Design PWU, start of the top module:
module PWU 
( 
   va_rdy_o, pa_o, pa_vld_o, pa_fault_o, pw_c_va_o, pw_c_vld_o,
   l1_va_o, l1_cancel_o, l1_va_vld_o, ch_va_o, ch_va_vld_o,
   clk_i, resetn_i, va_i, va_vld_i, pa_rdy_i, pw_c_pa_i, l1_pa_i,
   l1_pa_vld_i, ch_fault_i
   );
==> flow/config.mk <==
export PLATFORM = sky130hd
export DESIGN_NAME = PWU
export DESIGN_NICKNAME = PWU
export VERILOG_FILES = /design/flow/design.v
export SDC_FILE = /design/flow/constraint.sdc
export NUM_CORES = 4
export LEC_CHECK = 0
export ABC_AREA = 1
export CAP_MARGIN = 20
export CELL_PAD_IN_SITES_GLOBAL_PLACEMENT = 3
export CORE_MARGIN = 10
export CORE_UTILIZATION = 71
export GPL_ROUTABILITY_DRIVEN = 0
export GPL_TIMING_DRIVEN = 0
export HOLD_SLACK_MARGIN = 0.24
export PLACE_DENSITY_LB_ADDON = 0.22
export SLEW_MARGIN = 20
export TNS_END_PERCENT = 80
==> flow/constraint.sdc <==
create_clock -name core_clock -period 4.0 [get_ports {clk_i}]
set_input_delay 0.8000 -clock core_clock [delete_from_list [all_inputs] [get_ports {clk_i}]]
set_output_delay 0.8000 -clock core_clock [all_outputs]
set_load 0.01 [all_outputs]
run.sh (not shown) runs the stock make flow with config.mk's settings and CLKGATE_MAP_FILE=.
The first run died in global placement without I/O (3_1_place_gp_skip_io).
Edit:
CAP_MARGIN = 15   (was 20)
CELL_PAD_IN_SITES_GLOBAL_PLACEMENT = not set   (was 3)
CORE_MARGIN = 2   (was 10)
CORE_UTILIZATION = 69   (was 71)
CTS_CLUSTER_SIZE = 20   (was not set)
GPL_ROUTABILITY_DRIVEN = not set   (was 0)
GPL_TIMING_DRIVEN = not set   (was 0)
HOLD_SLACK_MARGIN = 0.3   (was 0.24)
PLACE_DENSITY_LB_ADDON = not set   (was 0.22)
TNS_END_PERCENT = not set   (was 80)
clock period = 1.95 ns   (was 4.0 ns; I/O delays follow)
Result: Now the flow ran to the end with violations: negative setup slack. Synthesized area does not change. Die area went down by about a fifth. Synthesized cell count stays the same.
Edit:
HOLD_SLACK_MARGIN = -0.1   (was 0.3)
clock period = 1.92 ns   (was 1.95 ns; I/O delays follow)
=> The new run died in global routing (5_1_grt) (ODB-0269). Die size is unchanged. Synthesized area is unchanged. Synthesized cell count is unchanged.


## run A
Starting RTL as in the previous note.
Settings: LEC_CHECK=0, ABC_AREA=0, CAP_MARGIN=5, CORE_MARGIN=2, CORE_UTILIZATION=72, CTS_CLUSTER_DIAMETER=317, CTS_CLUSTER_SIZE=34, GPL_ROUTABILITY_DRIVEN=0, HOLD_SLACK_MARGIN=-0.09, MAX_ROUTING_LAYER=met4, SETUP_SLACK_MARGIN=0.39, SLEW_MARGIN=20; clock period 2.08 ns.
The flow ended early for run A: it failed with a tool error in clock tree synthesis (4_1_cts).
What run B does differently from run A at the input level:
- clearing ABC_AREA, which used to be 0
- clearing SETUP_SLACK_MARGIN, which used to be 0.39
- clearing GPL_ROUTABILITY_DRIVEN, which used to be 0
- swapping 317 for 188 in CTS_CLUSTER_DIAMETER
- swapping 72 for 68 in CORE_UTILIZATION
- clearing HOLD_SLACK_MARGIN, which used to be -0.09
- swapping 5 for 20 in CAP_MARGIN
- swapping 34 for 26 in CTS_CLUSTER_SIZE
- swapping 2.08 for 3.49 in the clock period (ns, I/O delays scaled along)
Notes after the runs:
Relative to run A, the cell count after placement of run B is lower by 1.4%. Changes observed in run B relative to run A: number of flops mapped to enable cells by yosys held; average cell area after synthesis held; adder and majority gate portion of the synthesized area held. Comparing run B and run A, the higher width of the die is on run B. In the flow results for run B and run A, the fraction of the core area occupied by cells at floorplan is larger on run A. Number of placement rows, run B and run A: larger value in run B. FAIL: run A; every other run in run B and run A is clean. Lower placed cell area goes to run B over run A. From run A to run B the numbers moved as follows: compound-cell area share of the yosys netlist roughly the same, die area higher.
Modified inputs, run C compared to run B
- changing CORE_UTILIZATION from 68 to 72
- setting PLACE_DENSITY_LB_ADDON to 0.2 for the first time
- setting SETUP_SLACK_MARGIN to 1.04 for the first time
Results
Looking at clock skew, run C sits below run B. Run C and run B ended up with roughly the same remaining design rule violation count. Looking at worst slack on hold paths, run C sits 15 ps higher than run B does. In run C, worst setup margin is higher than in run B. On maximum frequency, run C does better than run B.
Input-level comparison between run D and run C:
- MAX_ROUTING_LAYER removed (was met4)
- PLACE_DENSITY_LB_ADDON removed (was 0.2)
- ABC_AREA newly set to 1
- GPL_TIMING_DRIVEN newly set to 0
- CTS_CLUSTER_SIZE removed (was 26)
- SETUP_SLACK_MARGIN removed (was 1.04)
- CORE_UTILIZATION changed from 72 to 40
- CTS_CLUSTER_DIAMETER removed (was 188)
- HOLD_SLACK_MARGIN newly set to 0.24
- the clock period (ns, I/O delays scaled along) changed from 3.49 to 4.0
### Flow results
Having completed the whole flow, run C delivered a layout that passed the timing, design-rule and antenna checks. Although it ran to completion, run D produced a layout that fails the final checks because of setup timing. Measured against each other, run D and run C differ in post-synthesis share of cell area spent on and-or and or-and gates, the higher figure coming from run D. Run D does worse than run C on power dissipated by switching net loads. What run D reported for wire length of the first global-routing pass has to be multiplied by 0.75 to get the figure for run C. Run C reports its end point of the critical path as pw_c_va_o[25] while run D reports pw_c_va_o[31]. Re period utilization: run C was lower than run D. Run D vs run C: core region area up by more than half. Die area | run D > run C. Delta (run D minus run C): largest stage delay on the critical path moved up; multi-input logic portion of the cell area has decreased. Comparing run D and run C, total detailed-routing wirelength is higher on run D. Taking run C as the reference, in run D flop and latch count out of synthesis about even, global-route usage fell by 11 points.


Setup of west:
Starting RTL as in the previous note.
Design PWU, start of the top module:
module PWU 
( 
   va_rdy_o, pa_o, pa_vld_o, pa_fault_o, pw_c_va_o, pw_c_vld_o,
   l1_va_o, l1_cancel_o, l1_va_vld_o, ch_va_o, ch_va_vld_o,
   clk_i, resetn_i, va_i, va_vld_i, pa_rdy_i, pw_c_pa_i, l1_pa_i,
   l1_pa_vld_i, ch_fault_i
   );
Settings: LEC_CHECK=0, CAP_MARGIN=15, CELL_PAD_IN_SITES_GLOBAL_PLACEMENT=0, CORE_MARGIN=2, CORE_UTILIZATION=72, CTS_CLUSTER_SIZE=42, GPL_ROUTABILITY_DRIVEN=1, MIN_ROUTING_LAYER=met1, PLACE_DENSITY=0.78, SLEW_MARGIN=40, TNS_END_PERCENT=60; clock period 2.12 ns.
The flow completed for west, but it is not clean: the layout still shows negative setup slack.
[inputs] north vs west
# west
export LEC_CHECK = 0
export CAP_MARGIN = 15
export CELL_PAD_IN_SITES_GLOBAL_PLACEMENT = 0
export CORE_MARGIN = 2
export CORE_UTILIZATION = 72
export CTS_CLUSTER_SIZE = 42
export GPL_ROUTABILITY_DRIVEN = 1
export MIN_ROUTING_LAYER = met1
export PLACE_DENSITY = 0.78
export SLEW_MARGIN = 40
export TNS_END_PERCENT = 60
create_clock -name core_clock -period 2.12 [get_ports {clk_i}]
# north
export LEC_CHECK = 0
export ABC_AREA = 1
export CAP_MARGIN = 0
export CORE_MARGIN = 2
export CORE_UTILIZATION = 69
export SETUP_SLACK_MARGIN = 0.34
export SLEW_MARGIN = 20
create_clock -name core_clock -period 2.02 [get_ports {clk_i}]
Findings:
- north | ERROR | 5_1_grt
- Diff west -> north: summed standard-cell area reported by yosys increased by 0.96% relative to the old numbers; final estimated routing congestion in global placement increased by 9.0% relative to the old numbers; synthesized cell count increased by about 36% relative to the old numbers.


oak:
The RTL this note starts from:
==> flow/design.v <==
module walker( 
   va_rdy_o, pa_o, pa_vld_o, pa_fault_o, pw_c_va_o, pw_c_vld_o,
   l1_va_o, l1_cancel_o, l1_va_vld_o, ch_va_o, ch_va_vld_o, stall_o,
   clk_i, resetn_i, va_i, va_vld_i, pw_c_pa_i, l1_pa_i, l1_pa_vld_i,
   ch_fault_i, stall_i
   );
   input logic clk_i;   
   input logic resetn_i;
   input logic [31:0] va_i;
   input logic        va_vld_i;
   output logic       va_rdy_o;
   output logic[27:0] pa_o;
   output logic       pa_vld_o;
   output logic       pa_fault_o;
   output logic [31:0] pw_c_va_o;
   output logic        pw_c_vld_o;
   input logic [15:0]  pw_c_pa_i;
   output logic[27:0] l1_va_o;
   output logic       l1_cancel_o;
   output logic       l1_va_vld_o;
   input logic [31:0] l1_pa_i;
   input logic        l1_pa_vld_i;
   output logic[27:0] ch_va_o;
   output logic       ch_va_vld_o;
   input logic        ch_fault_i;
   output logic       stall_o;
   input logic        stall_i;
   logic [31:0] va_reg;
   logic [3:0]  pw00_03_va_vld_reg;
   logic        ld05_va_vld_reg;
   logic        cancel_fault_reg;
   logic [27:0] ld_va_reg;
   logic        va_rdy_reg;
   assign pw_c_va_o = va_reg;
   assign pw_c_vld_o = pw00_03_va_vld_reg[0];
   always_ff@(posedge clk_i)
   begin
      if (!resetn_i)
      begin
	 va_reg <= 32'h0;
	 pw00_03_va_vld_reg <= 4'h0;
	 ld_va_reg <= 28'h0;
      end
      else
      begin
	 if (!stall_o && !stall_i)
	 begin
	    if (va_vld_i && va_rdy_o) 
	    begin
	       va_reg <= va_i;
	    end
	    pw00_03_va_vld_reg[3:0] <= {pw00_03_va_vld_reg[2:0], va_vld_i && va_rdy_o};
	    ld_va_reg <= {pw_c_pa_i, va_reg[11:0]};	    
	 end
      end
   end
   assign va_rdy_o = va_rdy_reg || (pw00_03_va_vld_reg[3] && !stall_o && !stall_i);
   always @(posedge clk_i)
   begin
      if (!resetn_i)		 
	va_rdy_reg <= 1'b1;
      else
	begin	    
	   if (va_vld_i && (va_rdy_reg || va_rdy_o)) 
	     va_rdy_reg <= 1'b0;
	   else if (!va_rdy_reg && va_rdy_o)
	     va_rdy_reg <= 1'b1;
	end
   end
   assign l1_va_o     = ld_va_reg;
   assign l1_va_vld_o = pw00_03_va_vld_reg[2] && !stall_i;
   assign ch_va_o = ld_va_reg;
   assign ch_va_vld_o = pw00_03_va_vld_reg[2] && !stall_i;
   assign l1_cancel_o = ch_fault_i && !cancel_fault_reg && pw00_03_va_vld_reg[3];
   always@(posedge clk_i)
   begin
      if (!resetn_i)
      begin
	 cancel_fault_reg <= 1'b0;	 
	 ld05_va_vld_reg <= 1'b0;
      end
      else
      begin
	 if (!stall_o && !stall_i) 
	 begin	 
	    ld05_va_vld_reg <= pw00_03_va_vld_reg[3];
	 end
	 if (pw00_03_va_vld_reg[3])
	   cancel_fault_reg <= l1_cancel_o;
	 else if (cancel_fault_reg && l1_pa_vld_i && !stall_i)
	   cancel_fault_reg <= 1'b0;
      end
   end
   assign stall_o = !ch_fault_i && !l1_pa_vld_i && pw00_03_va_vld_reg[3]; 
   assign pa_o = {va_reg[31:16],l1_pa_i[11:0]};
   assign pa_vld_o = (l1_pa_vld_i || cancel_fault_reg) && pw00_03_va_vld_reg[3];
   assign pa_fault_o = cancel_fault_reg;
endmodule
module PWU 
( 
   va_rdy_o, pa_o, pa_vld_o, pa_fault_o, pw_c_va_o, pw_c_vld_o,
   l1_va_o, l1_cancel_o, l1_va_vld_o, ch_va_o, ch_va_vld_o,
   clk_i, resetn_i, va_i, va_vld_i, pa_rdy_i, pw_c_pa_i, l1_pa_i,
   l1_pa_vld_i, ch_fault_i
   );
   input logic clk_i;   
   input logic resetn_i;
   input logic [31:0] va_i;
   input logic        va_vld_i;
   output logic       va_rdy_o;
   output logic[27:0] pa_o;
   output logic       pa_vld_o;
   output logic       pa_fault_o;
   input logic        pa_rdy_i;
   output logic [31:0] pw_c_va_o;
   output logic        pw_c_vld_o;
   input logic [15:0]  pw_c_pa_i;
   output logic[27:0] l1_va_o;
   output logic       l1_cancel_o;
   output logic       l1_va_vld_o;
   input logic [31:0] l1_pa_i;
   input logic        l1_pa_vld_i;
   output logic[27:0] ch_va_o;
   output logic       ch_va_vld_o;
   input logic        ch_fault_i;
   logic [1:0]      walk_sel_reg;
   logic [3:0][1:0] walk_sel_pw00_03_reg;
   logic walkers_ready_s;
   logic walkers_stall_s;
   logic [3:0]       va_rdy_s;
   logic [3:0][27:0] pa_s;
   logic [3:0]       pa_vld_s;
   logic [3:0]       pa_fault_s;
   logic [3:0][31:0] pw_c_va_s;
   logic [3:0]       pw_c_vld_s;
   logic [3:0][27:0] l1_va_s;
   logic [3:0]       l1_cancel_s;
   logic [3:0]       l1_va_vld_s;
   logic [3:0][27:0] ch_va_s;
   logic [3:0]       ch_va_vld_s;
   logic [3:0]       stall_s;
   logic [3:0]       va_vld_s;
   always_ff@(posedge clk_i)
   begin
      if (!resetn_i)
      begin
	walk_sel_reg <= 2'h0;
	 for (int i=0; i<4;i++)
	   walk_sel_pw00_03_reg[i] <= 2'h0;
      end
      else
      begin
	 if (walkers_ready_s && va_vld_i && !walkers_stall_s)
	 begin
	    walk_sel_reg <= walk_sel_reg + 1; 
	 end
	 if (!walkers_stall_s)
	 begin
	    walk_sel_pw00_03_reg <= {walk_sel_pw00_03_reg[2:0], walk_sel_reg}; 
	 end
      end      
   end
   assign walkers_ready_s = va_rdy_s != 0;
   assign va_rdy_o = walkers_ready_s;
   always_comb
   begin
      va_vld_s = 4'h1;
      for (int i=0; i<4; i++)
	if (walk_sel_reg == i[1:0])
	begin
	   va_vld_s[i] = 1'b1;
	end
   end
   assign pw_c_vld_o = pw_c_vld_s[walk_sel_pw00_03_reg[0]];
   assign pw_c_va_o  = pw_c_va_s[walk_sel_pw00_03_reg[0]];
   assign l1_va_o     = l1_va_s[walk_sel_pw00_03_reg[2]];
   assign l1_va_vld_o = l1_va_vld_s[walk_sel_pw00_03_reg[2]];
   assign ch_va_o = ch_va_s[walk_sel_pw00_03_reg[2]];
   assign ch_va_vld_o = ch_va_vld_s[walk_sel_pw00_03_reg[2]];
   assign l1_cancel_o = l1_cancel_s[walk_sel_pw00_03_reg[3]];
   assign walkers_stall_s = stall_s != 0 || (pa_vld_o && !pa_rdy_i);
   generate
      for (genvar i=0; i<4; i++)
      begin
	 walker walker_inst( 
			    .va_rdy_o		(va_rdy_s[i]),	  
			    .pa_o		(pa_s[i]),	  
			    .pa_vld_o		(pa_vld_s[i]),	  
			    .pa_fault_o		(pa_fault_s[i]),  
			    .pw_c_va_o		(pw_c_va_s[i]),	  
			    .pw_c_vld_o		(pw_c_vld_s[i]),  
			    .l1_va_o		(l1_va_s[i]),	  
			    .l1_cancel_o	(l1_cancel_s[i]),  
			    .l1_va_vld_o	(l1_va_vld_s[i]),  
			    .ch_va_o		(ch_va_s[i]),	  
			    .ch_va_vld_o	(ch_va_vld_s[i]),  
			    .stall_o		(stall_s[i]),	  
			    .clk_i		(clk_i),
			    .resetn_i		(resetn_i),
			    .va_i		(va_i[31:0]),
			    .va_vld_i		(va_vld_s[i]),	  
			    .pw_c_pa_i		(pw_c_pa_i[15:0]),
			    .l1_pa_i		(l1_pa_i[31:0]),
			    .l1_pa_vld_i	(l1_pa_vld_i),
			    .ch_fault_i		(ch_fault_i),
			    .stall_i		(walkers_stall_s));  
      end
   endgenerate
   always_ff@(posedge clk_i)
   begin
      if (!resetn_i)
      begin
	 pa_o       <= 28'h0;
	 pa_vld_o   <= 1'b0;
	 pa_fault_o <= 1'b0;
      end
      else
      begin
	 if (pa_rdy_i || (!pa_rdy_i && !pa_vld_o))
	 begin
	    pa_o       <= pa_s[walk_sel_pw00_03_reg[3]];
	    pa_vld_o   <= pa_vld_s[walk_sel_pw00_03_reg[3]];
	    pa_fault_o <= pa_fault_s[walk_sel_pw00_03_reg[3]] || l1_pa_i[31:12] != 0; 
	 end
      end
   end
endmodule
clock: 2.92 ns
lec_check: 0
cap_margin: 20
core_margin: 2
core_utilization: 66
slew_margin: 20
oak completed every stage of the flow, and the final layout passed the timing, design-rule and antenna checks.
Here is what was changed in the inputs of pine compared with oak.
# oak
export LEC_CHECK = 0
export CAP_MARGIN = 20
export CORE_MARGIN = 2
export CORE_UTILIZATION = 66
export SLEW_MARGIN = 20
create_clock -name core_clock -period 2.92 [get_ports {clk_i}]
# pine
export LEC_CHECK = 0
export CAP_MARGIN = 20
export CORE_MARGIN = 2
export CORE_UTILIZATION = 40
export SLEW_MARGIN = 20
create_clock -name core_clock -period 3.45 [get_ports {clk_i}]
## What came out
Cmp pine vs oak: diode insertion count for antenna repair lower in pine
Summary of pine over oak: layout overhead on the synthesized area rose 2.1 points; first-pass GRT wire length rose 2.9 mm; setup slack rose 0.17 ns.
Total internal power: pine better than oak
On core footprint, oak beats pine.
On final number of setup-violating endpoints, oak and pine are neck and neck.
Compared to oak, the routing of pine uses more wire.
Non-clock buffer count: pine < oak
oak and pine all finish clean.
Delta (pine minus oak): pin count of the biggest net entering global routing shows an increase of 23%, leakage power summed over all cells up 0.58%.
--- input diff pine..birch ---
# pine
export LEC_CHECK = 0
export CAP_MARGIN = 20
export CORE_MARGIN = 2
export CORE_UTILIZATION = 40
export SLEW_MARGIN = 20
create_clock -name core_clock -period 3.45 [get_ports {clk_i}]
# birch
export LEC_CHECK = 0
export ABC_AREA = 0
export CAP_MARGIN = 5
export CORE_MARGIN = 2
export CORE_UTILIZATION = 72
export CTS_CLUSTER_DIAMETER = 317
export CTS_CLUSTER_SIZE = 34
export GPL_ROUTABILITY_DRIVEN = 0
export HOLD_SLACK_MARGIN = -0.09
export SETUP_SLACK_MARGIN = 0.61
export SLEW_MARGIN = 20
create_clock -name core_clock -period 2.08 [get_ports {clk_i}]
==> comparison <==
- The flow ended early for birch: it failed with a tool error in 4_1_cts.
- Cell area after placement: birch > pine
- Total die size: birch better than pine
- Reported for pine and birch, fraction of registers with async set or reset after synthesis turned out identical to the last digit.
- Between pine and birch, the sequential element share of the synthesized area does not differ in any meaningful way.
- Against pine, birch comes in 12% higher on half-perimeter wire length after placement.
> inputs changed (birch -> maple)
# birch
export LEC_CHECK = 0
export ABC_AREA = 0
export CAP_MARGIN = 5
export CORE_MARGIN = 2
export CORE_UTILIZATION = 72
export CTS_CLUSTER_DIAMETER = 317
export CTS_CLUSTER_SIZE = 34
export GPL_ROUTABILITY_DRIVEN = 0
export HOLD_SLACK_MARGIN = -0.09
export SETUP_SLACK_MARGIN = 0.61
export SLEW_MARGIN = 20
create_clock -name core_clock -period 2.08 [get_ports {clk_i}]
# maple
export LEC_CHECK = 0
export CAP_MARGIN = 20
export CORE_MARGIN = 2
export CORE_UTILIZATION = 72
export CTS_CLUSTER_DIAMETER = 188
export CTS_CLUSTER_SIZE = 26
export HOLD_SLACK_MARGIN = -0.09
export MAX_ROUTING_LAYER = met4
export SETUP_SLACK_MARGIN = 0.5
export SLEW_MARGIN = 20
create_clock -name core_clock -period 3.49 [get_ports {clk_i}]
Findings:
Among birch and maple, the run that stopped before the end is birch, and it is the only one. birch got as far as 4_1_cts, where a tool error ended the run. Comparing maple against birch, there is no change at all in share of synthesized area spent on multiplexers. STATUS final HPWL from detailed placement: maple wins against birch. The core area of maple and that of birch are within noise of each other. Diff birch -> maple: count of mapped cells out of synthesis roughly the same; number of placed cells counting well taps saw a decrease; die boundary width saw little to no change; synthesized area was more or less identical. When the final numbers for birch and maple were put side by side, the worst slack after detailed placement turned out to be greater in maple. The final reports for maple and birch show post-placement cell area lower in the former. Comparing birch with maple, the post-synth tally of flip-flops with integrated enable came out essentially unchanged. Comparing birch against maple, there is no change at all in total die size.
Relative to maple, the following input files were edited for cedar:
# maple
export LEC_CHECK = 0
export CAP_MARGIN = 20
export CORE_MARGIN = 2
export CORE_UTILIZATION = 72
export CTS_CLUSTER_DIAMETER = 188
export CTS_CLUSTER_SIZE = 26
export HOLD_SLACK_MARGIN = -0.09
export MAX_ROUTING_LAYER = met4
export SETUP_SLACK_MARGIN = 0.5
export SLEW_MARGIN = 20
create_clock -name core_clock -period 3.49 [get_ports {clk_i}]
# cedar
export LEC_CHECK = 0
export CAP_MARGIN = 20
export CORE_MARGIN = 2
export CORE_UTILIZATION = 58
export SLEW_MARGIN = 20
create_clock -name core_clock -period 1.95 [get_ports {clk_i}]
==> results <==
- Taking maple as the reference point, the number of fill cells in the layout of cedar rises by 652.
- Per the comparison of cedar with maple, final area saw an increase, worst setup slack saw a decrease, instance area at placement saw an increase.
- cedar has number of inserted diodes below what maple had.
- The final report for cedar shows a completed flow and a layout that fails verification, specifically setup timing.
No activity file was given, so power comes from the tool's default toggle rates.
